juniper:
## ram_single_port
module ram_single_port(
    input clk,
    input write_en,
    input reset,
    input [6:0] addr,
    input [7:0] data_in,
    output reg [7:0] data_out    
);
integer i;
reg [7:0] memory [63:0];
reg [7:0] temp;
reg [7:0] op_buff;
always@(posedge clk) 
begin
    if (reset == 1'b1)
    begin
        for (i=0;i<64;i=i+1) 
            memory[i] <= 8'h00;
        temp<=8'h00;
    end
    else
    begin
        if (write_en == 1)
        begin
            temp <= data_in;
            memory[addr[5:0]] <= data_in;
        end
        else
        begin
            temp <= memory[addr[5:0]];
            data_out <= memory[addr[5:0]];
        end
    end  
end
endmodule
export LEC_CHECK = 0
export ABC_AREA = 1
export CAP_MARGIN = 0
export CORE_ASPECT_RATIO = 0.7
export CORE_MARGIN = 2
export CORE_UTILIZATION = 72
export CTS_CLUSTER_DIAMETER = 233
export CTS_CLUSTER_SIZE = 10
export HOLD_SLACK_MARGIN = 0.27
export SETUP_SLACK_MARGIN = 0.6
export SLEW_MARGIN = 20
export TNS_END_PERCENT = 10
create_clock -name core_clock -period 2.0 [get_ports {clk}]
run.sh (not shown) runs the stock make flow with config.mk's settings and CLKGATE_MAP_FILE=.
juniper: full flow OK, the timing, design-rule and antenna checks passed
diff inputs: juniper => xenon
Settings: a deleted CTS_CLUSTER_SIZE that had been 10; a deleted TNS_END_PERCENT that had been 10; a change of SETUP_SLACK_MARGIN from 0.6 to 0.46; a deleted HOLD_SLACK_MARGIN that had been 0.27; a change of CORE_UTILIZATION from 72 to 70; an added PLACE_DENSITY of 0.55; an added CELL_PAD_IN_SITES_GLOBAL_PLACEMENT of 0; a deleted CORE_ASPECT_RATIO that had been 0.7; an added MAX_ROUTING_LAYER of met4; a change of ABC_AREA from 1 to 0; an added MIN_ROUTING_LAYER of met1; a change of CAP_MARGIN from 0 to 25; a change of SLEW_MARGIN from 20 to 10; a change of CTS_CLUSTER_DIAMETER from 233 to 27.
Notes after the runs:
Final checks on xenon, whose flow otherwise completed, came back failing, citing setup timing. Between juniper and xenon, the flow reports final net count decreasing by more than a quarter. Final RePlAce weighted congestion (higher): xenon. Taking juniper as the reference, in xenon half-perimeter wire length of the detailed placement result now sits higher, setup slack of the critical path after layout now sits lower, part of the power in the clock network now sits higher, met3 demand-to-capacity share in global routing now sits higher, ratio of routed vias to standard cells now sits higher. xenon vs juniper, number of well taps went up by 4.6%. Going from juniper to xenon, total cell area reported by yosys after synthesis shrank slightly. [xenon] relative area change from synthesis to final layout rose 13 points relative to juniper.
#### Input delta (nickel over xenon)
Settings: setting PLACE_DENSITY_LB_ADDON to 0.27 for the first time; setting CTS_CLUSTER_SIZE to 15 for the first time; changing CORE_UTILIZATION from 70 to 72; removing PLACE_DENSITY (formerly 0.55).
==> comparison <==
- Number of port buffers: xenon vs nickel, no meaningful difference
- nickel against xenon; number of cell rows is down slightly.
- Post-place setup slack was lower in the run labelled nickel.
- Die span in y is lower on nickel
- Starting density of the core in nickel vs xenon: up 2.1 points
- Each of nickel and xenon falls short of a clean finish.
- No final results exist for nickel, since it was stopped by error GRT-0232 during 5_1_grt.
- xenon fits on a die that is larger than the die of nickel.
- nickel vs xenon, post-cts resize count went up by about 44%.
## Diff of input files: fjord against nickel
Settings: CTS_CLUSTER_SIZE: 15 -> unset; CTS_CLUSTER_DIAMETER: 27 -> 380; PLACE_DENSITY: unset -> 0.66; SETUP_SLACK_MARGIN: 0.46 -> 0.77; CORE_ASPECT_RATIO: unset -> 0.88; PLACE_DENSITY_LB_ADDON: 0.27 -> unset; the clock period (ns, I/O delays scaled along): 2.0 -> 9.36.
==> results <==
Compared with nickel, fjord shows post-placement setup slack higher by 4.50 ns.
fjord — number of placed instances, taps included 242 lower, nickel as reference
Against nickel, row count in fjord fell by a few percent.
Number of buffers created by CTS of fjord falls short of that of nickel by more than half.
Going from nickel to fjord, standard cell area after detailed placement lost about 11%, post-detailed-placement half-perimeter wirelength shows a reduction of about 24%.
Die boundary width, fjord vs nickel: up by a few percent
Any difference in chip area between nickel and fjord is small enough to ignore.
Relative to nickel, number of cells upsized or downsized after cts decreased by 156 in fjord.
Changes observed in fjord relative to nickel: post-CTS setup repair buffer count saw a decrease; number of sinks driven by the clock tree saw little to no change.
Per the final summary, fjord finished and its layout is clean on timing, DRC and antenna.


Starting RTL as in the previous note.
make LEC_CHECK=0 CAP_MARGIN=15 CORE_MARGIN=2 CORE_UTILIZATION=72 CTS_CLUSTER_SIZE=35 PLACE_DENSITY=0.38 SETUP_SLACK_MARGIN=0.6 SLEW_MARGIN=20 finish   # period 2.07 ns
The baseline reached the layout checks and failed them: setup timing.
==> next run, changes <==
CAP_MARGIN = 20   (was 15)
CORE_UTILIZATION = 35   (was 72)
CTS_CLUSTER_SIZE = not set   (was 35)
PLACE_DENSITY = not set   (was 0.38)
SETUP_SLACK_MARGIN = not set   (was 0.6)
clock period = 3.6 ns   (was 2.07 ns; I/O delays follow)
The changed run went through all stages and came out clean.
Cell area drops by 8.3%.
Final cell count increases by 12%.
Global-route usage fell by 28 points.
Register-to-register slack gains 1.4 ns.
Sequential power went down by 43%.
Critical path depth does not change.
Wire length decreases by 18%.
==> next run, changes <==
CAP_MARGIN = 15   (was 20)
CORE_UTILIZATION = 72   (was 35)
CTS_CLUSTER_DIAMETER = 232   (was not set)
PLACE_DENSITY = 0.4   (was not set)
clock period = 2.09 ns   (was 3.6 ns; I/O delays follow)
- The changed run ran to the end with violations: setup timing
- total power is higher by 71%
- critical path depth is lower by 1
- flip-flop count is unchanged
- cell count is lower by 12%
- setup slack got worse by 0.77 ns
- via count is higher by 11%
- non-clock buffer count is higher by 149
- first-iteration DRC count is higher by 61%
- synthesized area does not change
==> next run, changes <==
CAP_MARGIN = 20   (was 15)
CORE_UTILIZATION = 45   (was 72)
CTS_CLUSTER_DIAMETER = not set   (was 232)
PLACE_DENSITY = not set   (was 0.4)
clock period = 3.6 ns   (was 2.09 ns; I/O delays follow)
Outcome: The new run went through all stages and came out clean; worst setup slack improves by 0.90 ns; non-clock buffer count went down by 136; synthesized cell count is unchanged; die size went up by about 60%; core utilization went down by 36 points; via count went down by about 11%; routed wire length went down by about 6%.


run 1:
ram_single_port again, from the RTL that the note above started with.
clock: 2.71 ns
lec_check: 0
cap_margin: 35
core_aspect_ratio: 0.89
core_margin: 2
core_utilization: 72
cts_cluster_diameter: 382
cts_cluster_size: 18
place_density: 0.35
setup_slack_margin: 0.79
slew_margin: 20
--- input diff run 1..run 2 ---
Settings: removing CORE_ASPECT_RATIO (formerly 0.89); changing CTS_CLUSTER_SIZE from 18 to 35; changing SETUP_SLACK_MARGIN from 0.79 to 0.47; changing PLACE_DENSITY from 0.35 to 0.38; changing CAP_MARGIN from 35 to 15; removing CTS_CLUSTER_DIAMETER (formerly 382); changing the clock period (ns, I/O delays scaled along) from 2.71 to 2.07.
==> comparison <==
Relative to run 1, placer congestion estimate has increased by about 3% in run 2.
The final layout from run 1, which completed every stage, passed the timing, design-rule and antenna checks at the end of the flow.
Run 2 finished all stages; layout check result: FAIL, due to setup timing.
Of the two values seen for critical-path cell with the highest stage delay, sky130_fd_sc_hd__mux4_2 was produced by run 1 and sky130_fd_sc_hd__or4_1 by run 2.
Delta (run 2 minus run 1): setup slack went down by 0.62 ns; wire length went up by about 14%; area overhead of the layout relative to synthesis went up by 5.8 points; cell count went up by 5.9%; required time at the worst-slack endpoint went down by 0.60 ns.
Run 2 vs. run 1: total of plain and repair buffers excluding clock buffers went up by 39%.
Against run 1, the final cell area of run 2 is higher.
Run 2 against run 1: number of post-CTS setup repair buffers moved down, post-route clock period utilization climbed 23 points.
NOTE: number of clock buffers in the layout in run 2 exceeds that of run 1
Modified inputs, run 3 compared to run 2
Settings: putting PLACE_DENSITY_LB_ADDON at 0.0 where nothing was set; swapping 15 for 35 in CAP_MARGIN; clearing PLACE_DENSITY, which used to be 0.38; swapping 0.47 for -0.28 in SETUP_SLACK_MARGIN; swapping 35 for 18 in CTS_CLUSTER_SIZE; putting CTS_CLUSTER_DIAMETER at 382 where nothing was set; swapping 2.07 for 3.94 in the clock period (ns, I/O delays scaled along).
Findings:
Every run in run 3 and run 2 closed cleanly, with the single exception of run 2.
Run 2 ran in full, but the layout does not pass; the checks complain about setup timing.
Re met1 layer usage reported by global route: run 3 and run 2 aren't equal, and the lower value belongs to run 3.
Type of the worst setup path = reg2reg: run 2; type of the worst setup path = in2reg: run 3
Compared to run 2, run 3 has combinational power 63% lower.
On run 3: final cycle utilization of the critical path is 23 points lower than what run 2 gave.
Setup slack after layout delta for run 3 relative to run 2: 0.86 ns higher
Run 2 has a higher reported sequential group power than run 3.
On final tally of setup violations, the higher figure sits with run 2, not run 3.
Run 3 vs. run 2: total chip power has decreased; proportion of power drawn by the clock network now smaller; core occupancy in the finished layout moved down; sequential fraction of total cell area shows an increase of 8.1 points; leakage power figure has decreased.
What run 4 does differently from run 3 at the input level:
Settings: PLACE_DENSITY_LB_ADDON no longer set, was 0.0; CORE_UTILIZATION now 45, was 72; CTS_CLUSTER_DIAMETER no longer set, was 382; CTS_CLUSTER_SIZE no longer set, was 18; CAP_MARGIN now 20, was 35; SETUP_SLACK_MARGIN now 0.03, was -0.28; the clock period (ns, I/O delays scaled along) now 3.6, was 3.94.
Results
Compared with run 3, run 4 shows a final area that is 1300 um^2 higher. Taking run 3 as the reference, in run 4 sequential share of layout area went down, fraction of met3 tracks used by global routing fell by 2.3 points, cell count moved up, post-layout worst setup margin saw a decrease, placeable core region picked up an extra 20000 um^2.
[inputs] run 5 vs run 4
Settings: putting CTS_CLUSTER_DIAMETER at 366 where nothing was set; swapping 0.03 for -0.2 in SETUP_SLACK_MARGIN; putting PLACE_DENSITY_LB_ADDON at 0.26 where nothing was set; putting CTS_CLUSTER_SIZE at 14 where nothing was set; swapping 45 for 72 in CORE_UTILIZATION; swapping 3.6 for 2.0 in the clock period (ns, I/O delays scaled along).
Notes after the runs:
Layout checks on run 5: not met. Flow itself completed; violations: setup timing. Relative to run 4, via count has increased by 1715 in run 5. Power per cell area, run 4 and run 5, higher one = run 5. Run 5 against run 4: sequential share of layout area moved down; combinational share of power moved up; clock power moved up; die area moved down; total antenna diodes in the routed design moved up. Final instance area up 1.7% in run 5 wrt run 4. Reported leakage power went up by a few percent going from run 4 to run 5.


Setup of run A:
Starting RTL as in the previous note.
make LEC_CHECK=0 ABC_AREA=0 CAP_MARGIN=25 CELL_PAD_IN_SITES_DETAIL_PLACEMENT=0 CELL_PAD_IN_SITES_GLOBAL_PLACEMENT=2 CORE_ASPECT_RATIO=1.66 CORE_MARGIN=2 CORE_UTILIZATION=41 CTS_CLUSTER_DIAMETER=39 CTS_CLUSTER_SIZE=34 GPL_ROUTABILITY_DRIVEN=1 GPL_TIMING_DRIVEN=1 HOLD_SLACK_MARGIN=0.29 MAX_ROUTING_LAYER=met5 MIN_ROUTING_LAYER=met1 PLACE_DENSITY_LB_ADDON=0.21 SETUP_SLACK_MARGIN=0.77 SLEW_MARGIN=10 TNS_END_PERCENT=55 finish   # period 6.47 ns
Input changes introduced in run B (baseline for comparison: run A):
==> flow/config.mk <==
export PLATFORM = sky130hd
export DESIGN_NAME = ram_single_port
export DESIGN_NICKNAME = ram_single_port
export VERILOG_FILES = /design/flow/design.v
export SDC_FILE = /design/flow/constraint.sdc
export NUM_CORES = 4
export LEC_CHECK = 0
export ABC_AREA = 0
export CAP_MARGIN = 25
export CELL_PAD_IN_SITES_GLOBAL_PLACEMENT = 0
export CORE_ASPECT_RATIO = 0.88
export CORE_MARGIN = 2
export CORE_UTILIZATION = 43
export CTS_CLUSTER_DIAMETER = 119
export MAX_ROUTING_LAYER = met4
export MIN_ROUTING_LAYER = met1
export PLACE_DENSITY_LB_ADDON = 0.21
export SETUP_SLACK_MARGIN = 0.77
export SLEW_MARGIN = 10
### Flow results
[compare] base=run A new=run B: number of global-route vias before repair now smaller, longest individual stage delay on the worst path barely changed, switching fraction of total power -1.7 points, non-clock buffer count went down.
Looking only at share of total power in the clock network, and setting everything else aside, the lower value of run A and run B goes to run A.
The faster design of the two is run A; run B tops out lower.
Edits applied to the flow inputs when going from run B to run C:
diff --git a/flow/config.mk b/flow/config.mk
--- a/flow/config.mk
+++ b/flow/config.mk
@@ -11,9 +11,9 @@
 export CORE_ASPECT_RATIO = 0.88
 export CORE_MARGIN = 2
-export CORE_UTILIZATION = 43
-export CTS_CLUSTER_DIAMETER = 119
+export CORE_UTILIZATION = 72
+export CTS_CLUSTER_DIAMETER = 380
 export MAX_ROUTING_LAYER = met4
 export MIN_ROUTING_LAYER = met1
-export PLACE_DENSITY_LB_ADDON = 0.21
+export PLACE_DENSITY = 0.67
 export SETUP_SLACK_MARGIN = 0.77
 export SLEW_MARGIN = 10
==> flow/constraint.sdc <==
create_clock -name core_clock -period 9.24 [get_ports {clk}]
set_input_delay 1.8480 -clock core_clock [delete_from_list [all_inputs] [get_ports {clk}]]
set_output_delay 1.8480 -clock core_clock [all_outputs]
set_load 0.01 [all_outputs]
Results
Antenna diode instance count (lower): run C
Run C vs. run B: half-perimeter wire length after detailed placement now smaller, global-route met1 utilization went up by 20 points, power in sequential cells lower, via count now larger.
Worst hold slack (run C over run B): increase, 0.0065 ns
Run comparison: run B master of the slowest instance on the critical path nand2_1; run C master of the slowest instance on the critical path and2_1
Total chip power: lower on run C
Against run B as the reference, run C delivers a lower portion of the layout cell area used by non-clock buffers.
Iteration count of the initial detailed-routing pass is lower on run B
Against run B, run C reports a worst setup slack that is higher.


## quartz
ram_single_port again, from the RTL that the note above started with.
export LEC_CHECK = 0
export ABC_AREA = 0
export CAP_MARGIN = 25
export CELL_PAD_IN_SITES_GLOBAL_PLACEMENT = 0
export CORE_MARGIN = 2
export CORE_UTILIZATION = 72
export CTS_CLUSTER_DIAMETER = 394
export MAX_ROUTING_LAYER = met4
export MIN_ROUTING_LAYER = met1
export PLACE_DENSITY = 0.37
export SETUP_SLACK_MARGIN = -0.19
export SLEW_MARGIN = 10
create_clock -name core_clock -period 2.0 [get_ports {clk}]
In quartz the implementation completed, yet the final layout does not meet the checks, the culprit being setup timing.
The inputs of zinc differ from those of quartz as listed below.
diff --git a/flow/config.mk b/flow/config.mk
--- a/flow/config.mk
+++ b/flow/config.mk
@@ -12,6 +12,7 @@
 export CORE_UTILIZATION = 72
-export CTS_CLUSTER_DIAMETER = 394
+export CTS_CLUSTER_DIAMETER = 27
+export CTS_CLUSTER_SIZE = 74
 export MAX_ROUTING_LAYER = met4
 export MIN_ROUTING_LAYER = met1
-export PLACE_DENSITY = 0.37
+export PLACE_DENSITY = 0.35
 export SETUP_SLACK_MARGIN = -0.19
==> results <==
Against quartz, zinc reports a first-pass GRT wire length that is higher.
Layout checks on quartz: not met. Flow itself completed; violations: setup timing.
Layout checks on zinc: not met. Flow itself completed; violations: setup timing.
Going from quartz to zinc, post-route total power climbed 8700 uW; wire length per cell grew by 3.3 microns.
Comparing quartz and zinc, the lower met1 global-route usage was measured on quartz.
The run with more setup slack is quartz; zinc has less.
quartz → zinc: number of buffer and inverter stages on the critical path shrank by 1, cell area grew by about 7%.
Changes in indigo relative to zinc:
diff --git a/flow/config.mk b/flow/config.mk
--- a/flow/config.mk
+++ b/flow/config.mk
@@ -8,12 +8,11 @@
 export ABC_AREA = 0
-export CAP_MARGIN = 25
+export CAP_MARGIN = 15
 export CELL_PAD_IN_SITES_GLOBAL_PLACEMENT = 0
 export CORE_MARGIN = 2
-export CORE_UTILIZATION = 72
+export CORE_UTILIZATION = 70
 export CTS_CLUSTER_DIAMETER = 27
-export CTS_CLUSTER_SIZE = 74
+export CTS_CLUSTER_SIZE = 36
 export MAX_ROUTING_LAYER = met4
 export MIN_ROUTING_LAYER = met1
-export PLACE_DENSITY = 0.35
-export SETUP_SLACK_MARGIN = -0.19
+export SETUP_SLACK_MARGIN = 0.46
 export SLEW_MARGIN = 10
==> results <==
- For the register fraction of the total cell area, indigo came in 2.3 points lower than zinc did.
- Against zinc, the final cell area of indigo is higher.
- Diff zinc -> indigo: layout net count grew by about 1.1%; via count of the first global-routing pass grew by 138; number of setup buffers added after CTS grew by 11.
- Per the comparison of indigo with zinc, core utilization up 1.5 points; cell depth of the worst hold path higher; sum of internal, switching and leakage power neither gained nor lost much; count of clock-net buffers in the final layout fell 1.
- indigo does worse than zinc on wire length.
- What the final checks of indigo revealed, after a flow that finished every stage, was a layout that fails on setup timing.
- The higher combinational group share of total power of zinc and indigo is in indigo.
Changes in sierra relative to indigo:
diff --git a/flow/config.mk b/flow/config.mk
--- a/flow/config.mk
+++ b/flow/config.mk
@@ -8,3 +8,3 @@
 export ABC_AREA = 0
-export CAP_MARGIN = 15
+export CAP_MARGIN = 25
 export CELL_PAD_IN_SITES_GLOBAL_PLACEMENT = 0
@@ -12,7 +12,7 @@
 export CORE_UTILIZATION = 70
-export CTS_CLUSTER_DIAMETER = 27
-export CTS_CLUSTER_SIZE = 36
+export CTS_CLUSTER_DIAMETER = 119
 export MAX_ROUTING_LAYER = met4
 export MIN_ROUTING_LAYER = met1
-export SETUP_SLACK_MARGIN = 0.46
+export PLACE_DENSITY = 0.62
+export SETUP_SLACK_MARGIN = 0.77
 export SLEW_MARGIN = 10
==> flow/constraint.sdc <==
create_clock -name core_clock -period 3.51 [get_ports {clk}]
set_input_delay 0.7020 -clock core_clock [delete_from_list [all_inputs] [get_ports {clk}]]
set_output_delay 0.7020 -clock core_clock [all_outputs]
set_load 0.01 [all_outputs]
### Flow results
sierra against indigo: met3 usage lower; register clock-pin slew on the reported worst setup and hold paths higher; global-route met2 utilization lower; fraction of standard cell area that is sequential higher; clock latency of the later-clocked register in the worst-skew pair lower.
Looking at launching element of the worst setup path, the memory[54][3]$_SDFFCE_PN0P_ result is from indigo; the addr[0] one comes from sierra.
Between sierra and indigo, it is sierra whose number of failing setup endpoints in the final timing report is lower, by 6.
Summary — worst-case setup margin in the final layout, sierra relative to indigo: higher, by 1.10 ns.
Required time at the worst-slack endpoint, sierra and indigo: smaller value in indigo
Max first-iteration DRC count across sierra and indigo: indigo
First-pass GRT wire length: sierra vs indigo down about 23%
sierra: flow completed, timing, DRC and antenna clean
Every stage of indigo finished as expected; the final checks, on the other hand, flagged setup timing, which means the layout fails.
#### Input delta (amber over sierra)
diff --git a/flow/config.mk b/flow/config.mk
--- a/flow/config.mk
+++ b/flow/config.mk
@@ -7,11 +7,11 @@
 export LEC_CHECK = 0
-export ABC_AREA = 0
+export ABC_AREA = 1
 export CAP_MARGIN = 25
 export CELL_PAD_IN_SITES_GLOBAL_PLACEMENT = 0
+export CORE_ASPECT_RATIO = 0.88
 export CORE_MARGIN = 2
-export CORE_UTILIZATION = 70
-export CTS_CLUSTER_DIAMETER = 119
+export CORE_UTILIZATION = 57
+export CTS_CLUSTER_DIAMETER = 380
 export MAX_ROUTING_LAYER = met4
 export MIN_ROUTING_LAYER = met1
-export PLACE_DENSITY = 0.62
 export SETUP_SLACK_MARGIN = 0.77
==> flow/constraint.sdc <==
create_clock -name core_clock -period 6.14 [get_ports {clk}]
set_input_delay 1.2280 -clock core_clock [delete_from_list [all_inputs] [get_ports {clk}]]
set_output_delay 1.2280 -clock core_clock [all_outputs]
set_load 0.01 [all_outputs]
## What came out
When amber is measured against sierra, its total die area turns out 24% higher.
amber against sierra: proportion of cell area occupied by registers picked up an extra 0.93 points; non-clock buffer area fraction after layout lost 3.5 points; endpoint arrival time on the critical path picked up an extra 0.85 ns.
Number of search-and-repair iterations in the first detailed-routing pass for amber: 6 down relative to sierra
[inputs] onyx vs amber
==> flow/config.mk <==
export PLATFORM = sky130hd
export DESIGN_NAME = ram_single_port
export DESIGN_NICKNAME = ram_single_port
export VERILOG_FILES = /design/flow/design.v
export SDC_FILE = /design/flow/constraint.sdc
export NUM_CORES = 4
export LEC_CHECK = 0
export ABC_AREA = 1
export CAP_MARGIN = 20
export CORE_MARGIN = 2
export CORE_UTILIZATION = 69
export CTS_CLUSTER_SIZE = 98
export SLEW_MARGIN = 20
==> flow/constraint.sdc <==
create_clock -name core_clock -period 6.68 [get_ports {clk}]
set_input_delay 1.3360 -clock core_clock [delete_from_list [all_inputs] [get_ports {clk}]]
set_output_delay 1.3360 -clock core_clock [all_outputs]
set_load 0.01 [all_outputs]
Results
In the final reports, the cell area of onyx is smaller than that of amber. Max setup slack across onyx and amber: amber. Worst hold slack, onyx and amber: lower on amber. Sequential share of layout area (lower): amber. Changes observed in onyx relative to amber: clock skew now sits lower, share of the clock period used by the worst path +4.7 points, iteration tally of the first detailed-router pass fell 1, placed cell count went down.
Power is estimated from default activity; no workload was simulated.
